== v32 ==
==> flow/design.v <==
module jt49_dcrm2 #(parameter sw=8) (
    input                clk,
    input                cen,
    input                rst,
    input         [sw-1:0]  din,
    output signed [sw-1:0]  dout
);
localparam dw=10;  
reg  signed [sw+dw:0] integ, exact, error;
reg  signed [sw:0] pre_dout;
reg signed [sw:0] q;
always @(*) begin
    exact = integ+error;
    q = exact[sw+dw:dw];
    pre_dout  = { 1'b0, din } - q;
end
assign dout = pre_dout[sw-1:0];
always @(posedge clk)
    if( rst ) begin
        integ <= {sw+dw+1{1'b0}};
        error <= {sw+dw+1{1'b0}};
    end else if( cen ) begin
        integ <= integ + pre_dout;  
        error <= exact-{q, {dw{1'b0}}};
    end
endmodule
module iir_1st_order
#(
	parameter COEFF_WIDTH = 18,
	parameter COEFF_SCALE = 15,
	parameter DATA_WIDTH  = 16,
	parameter COUNT_BITS  = 10
)
(
	input clk,
	input reset,
	input [COUNT_BITS - 1 : 0] div,
	input signed [COEFF_WIDTH - 1 : 0] A2, B1, B2,
   input signed [DATA_WIDTH - 1 :0] in,
   output [DATA_WIDTH - 1:0] out
);
	reg signed [DATA_WIDTH-1:0] x0,x1,y0;
	reg signed [DATA_WIDTH + COEFF_WIDTH - 1 : 0] out32;
	reg [COUNT_BITS - 1:0] count;
	assign out = y0;
	always @ (*) begin
		out32 <= (B1*x0 + B2*x1) - A2*y0;  
	end
	always @ (posedge clk) begin
		if(reset) begin
			count <= 0;
			x0 <= 0;
			x1 <= 0;
			y0 <= 0;
		end
		else begin
			count <= count + 1'd1;
			if (count == div - 1) begin
					count <= 0;
					y0 <= {out32[DATA_WIDTH + COEFF_WIDTH - 1] , out32[COEFF_SCALE + DATA_WIDTH - 2 : COEFF_SCALE]};
					x1 <= x0;
					x0 <= in;
			end
		end
	end
endmodule  
module iir_2nd_order
#(
	parameter COEFF_WIDTH = 18,
	parameter COEFF_SCALE = 14,
	parameter DATA_WIDTH  = 16,
	parameter COUNT_BITS  = 10
)
(
	input clk,
	input reset,
	input [COUNT_BITS - 1 : 0] div,
	input signed [COEFF_WIDTH - 1 : 0] A2, A3, B1, B2, B3,
   input signed [DATA_WIDTH - 1 : 0] in,
   output [DATA_WIDTH - 1 : 0] out
);
	reg signed [DATA_WIDTH-1 : 0] x0,x1,x2;
	reg signed [DATA_WIDTH-1 : 0] y0,y1;
	reg signed [(DATA_WIDTH + COEFF_WIDTH - 1) : 0] out32;
	reg [COUNT_BITS : 0] count;
	assign out = y0;
	always @ (*) begin
		out32 <= (B1*x0 + B2*x1 + B3*x2) - (A2*y0 + A3*y1);  
	end
	always @ (posedge clk) begin
		if(reset) begin
			count <=  0;
			x0 <= 0;
			x1 <= 0;
			x2 <= 0;
			y0 <= 0;
			y1 <= 0; 
		end
		else begin
			count <= count + 1'd1;
			if (count == div - 1) begin
					count <= 0;
					y1 <= y0;
					y0 <= {out32[DATA_WIDTH + COEFF_WIDTH - 1] , out32[(DATA_WIDTH + COEFF_SCALE - 2) : COEFF_SCALE]};
					x2 <= x1;
					x1 <= x0;
					x0 <= in;
			end
		end
	end
endmodule  
module arkanoid_lpf(
	input clk,
	input reset,
	input signed [15:0] in,
	output signed [15:0] out);
	wire [9:0] div = 10'd256;  
	wire signed [17:0] A2;
	wire signed [17:0] B2;
	wire signed [17:0] B1;
	wire signed [15:0] audio_post_lpf1;
	assign A2 = -18'd18211;
	assign B1 = 18'd7278;
	assign B2 = 18'd7278;
	iir_1st_order lpf6db(.clk(clk),
								.reset(reset),
								.div(div),
								.A2(A2),
								.B1(B1),
								.B2(B2),
								.in(in),
								.out(audio_post_lpf1)); 
	assign out = audio_post_lpf1;
endmodule
module arkanoid_audio
(
	input                clk_48m,
	input                reset,       
	input          [9:0] sound_raw,   
	input                pause,
	input                vol_boost,
	output signed [15:0] sound
);
reg [8:0] div;
always @(posedge clk_48m) begin
	if(!reset)
		div <= 9'd0;
	else
		div <= div + 9'd1;
end
wire dcrm_cen = !div;
wire signed [15:0] sound_dcrm;
jt49_dcrm2 #(16) dcrm
(
	.clk(clk_48m),
	.cen(dcrm_cen),
	.rst(~reset),
	.din({5'd0, sound_raw}),
	.dout(sound_dcrm)
);
wire signed [15:0] sound_filtered;
arkanoid_lpf lpf
(
	.clk(clk_48m),
	.reset(~reset),
	.in(sound_dcrm),
	.out(sound_filtered)
);
assign sound = pause ? 16'd0 : vol_boost ? (sound_filtered <<< 16'd5) : (sound_filtered <<< 16'd4);
endmodule
export LEC_CHECK = 0
export CAP_MARGIN = 20
export CELL_PAD_IN_SITES_DETAIL_PLACEMENT = 0
export CORE_ASPECT_RATIO = 0.89
export CORE_MARGIN = 2
export CORE_UTILIZATION = 72
export CTS_CLUSTER_DIAMETER = 29
export CTS_CLUSTER_SIZE = 80
export GPL_ROUTABILITY_DRIVEN = 0
export HOLD_SLACK_MARGIN = -0.08
export MAX_ROUTING_LAYER = met4
export MIN_ROUTING_LAYER = met1
export PLACE_DENSITY = 0.39
export SETUP_SLACK_MARGIN = 2.46
export SLEW_MARGIN = 0
create_clock -name core_clock -period 8.89 [get_ports {clk_48m}]
run.sh (not shown) runs the stock make flow with config.mk's settings and CLKGATE_MAP_FILE=.
STATUS run=v32 STAGES=ALL_DONE FINAL_CHECKS=FAILED CAUSE=setup timing
[inputs] v34 vs v32
- swapping met1 for met2 in MIN_ROUTING_LAYER
- clearing CTS_CLUSTER_DIAMETER, which used to be 29
- swapping 0 for 40 in SLEW_MARGIN
- swapping 72 for 20 in CORE_UTILIZATION
- swapping 80 for 55 in CTS_CLUSTER_SIZE
- clearing PLACE_DENSITY, which used to be 0.39
- swapping -0.08 for 0.12 in HOLD_SLACK_MARGIN
- clearing SETUP_SLACK_MARGIN, which used to be 2.46
- swapping 2 for 7 in CORE_MARGIN
- putting PLACE_DENSITY_LB_ADDON at 0.09 where nothing was set
Results
STATUS run=v34 STAGES=ALL_DONE FINAL_CHECKS=FAILED CAUSE=setup timing. Leakage dissipation on v34 is behind v32. Taking v32 as the reference point, the transition time of the tightest slew-check pin of v34 falls by 0.027 ns. Measured against each other, v34 and v32 differ in part of the total power dissipated in the clock network, the lower figure coming from v32. Changes observed in v34 relative to v32: depth of the critical timing path with buffers and inverters included rose by 2.7%, die size rose 270%, fraction of the cycle the final worst path needs went down by 1.1 points. When v34 is set beside v32, its highest achievable clock rate turns out to be about 1% larger. Core utilization, v34 and v32: smaller value in v34. Between v34 and v32, the placed instance count is higher for v34. Setup slack: v34 more than v32. Wire length of the first global-routing pass was higher in the run labelled v34.
> inputs changed (v34 -> v55)
- swapping met2 for met1 in MIN_ROUTING_LAYER
- clearing PLACE_DENSITY_LB_ADDON, which used to be 0.09
- swapping 7 for 2 in CORE_MARGIN
- swapping 55 for 43 in CTS_CLUSTER_SIZE
- swapping 0.12 for -0.08 in HOLD_SLACK_MARGIN
- putting CTS_CLUSTER_DIAMETER at 27 where nothing was set
- putting SETUP_SLACK_MARGIN at -0.4 where nothing was set
- swapping 20 for 72 in CORE_UTILIZATION
- putting PLACE_DENSITY at 0.38 where nothing was set
### Flow results
Every stage of v55 finished as expected; the final checks, on the other hand, flagged setup timing, which means the layout fails.
v34 ended up with lpf.lpf6db.x0[9]$_SDFFE_PN0P_ as its start point of the critical path; v55 ended up with lpf.lpf6db.x0[2]$_SDFFE_PN0P_.
Against v34, wire length on met3 in v55 fell by more than half.
Taking v34 as the reference, in v55 total length of routed wires shrank by 14,000 um; count of clock-buffer cells in the layout has remained practically unchanged.
v55 and v34 ended up with nearly the same post-route clock period utilization.
Relative to v55, the following input files were edited for v51:
- swapping 43 for 25 in CTS_CLUSTER_SIZE
- swapping -0.4 for 2.18 in SETUP_SLACK_MARGIN
- clearing PLACE_DENSITY, which used to be 0.38
- putting PLACE_DENSITY_LB_ADDON at 0.01 where nothing was set
[summary]
- No crash in v51: every stage finished, but the layout fails its final checks due to setup timing.
- v51 vs v55 — clock power share dropped 1.3 points.
- Global-route usage in v51 is 2.0 points above v55.
- Per the comparison of v51 with v55, share of synthesized cell area in and, or, nand and nor gates about even, net count of the finished layout went up, ratio of total power to cell area higher, global-route wire length before repair increased by 5200 um relative to the old numbers.
- Delta (v51 minus v55): wire length reported by the detailed router now larger, worst hold slack saw a decrease.
Power and IR drop assume default switching activity.
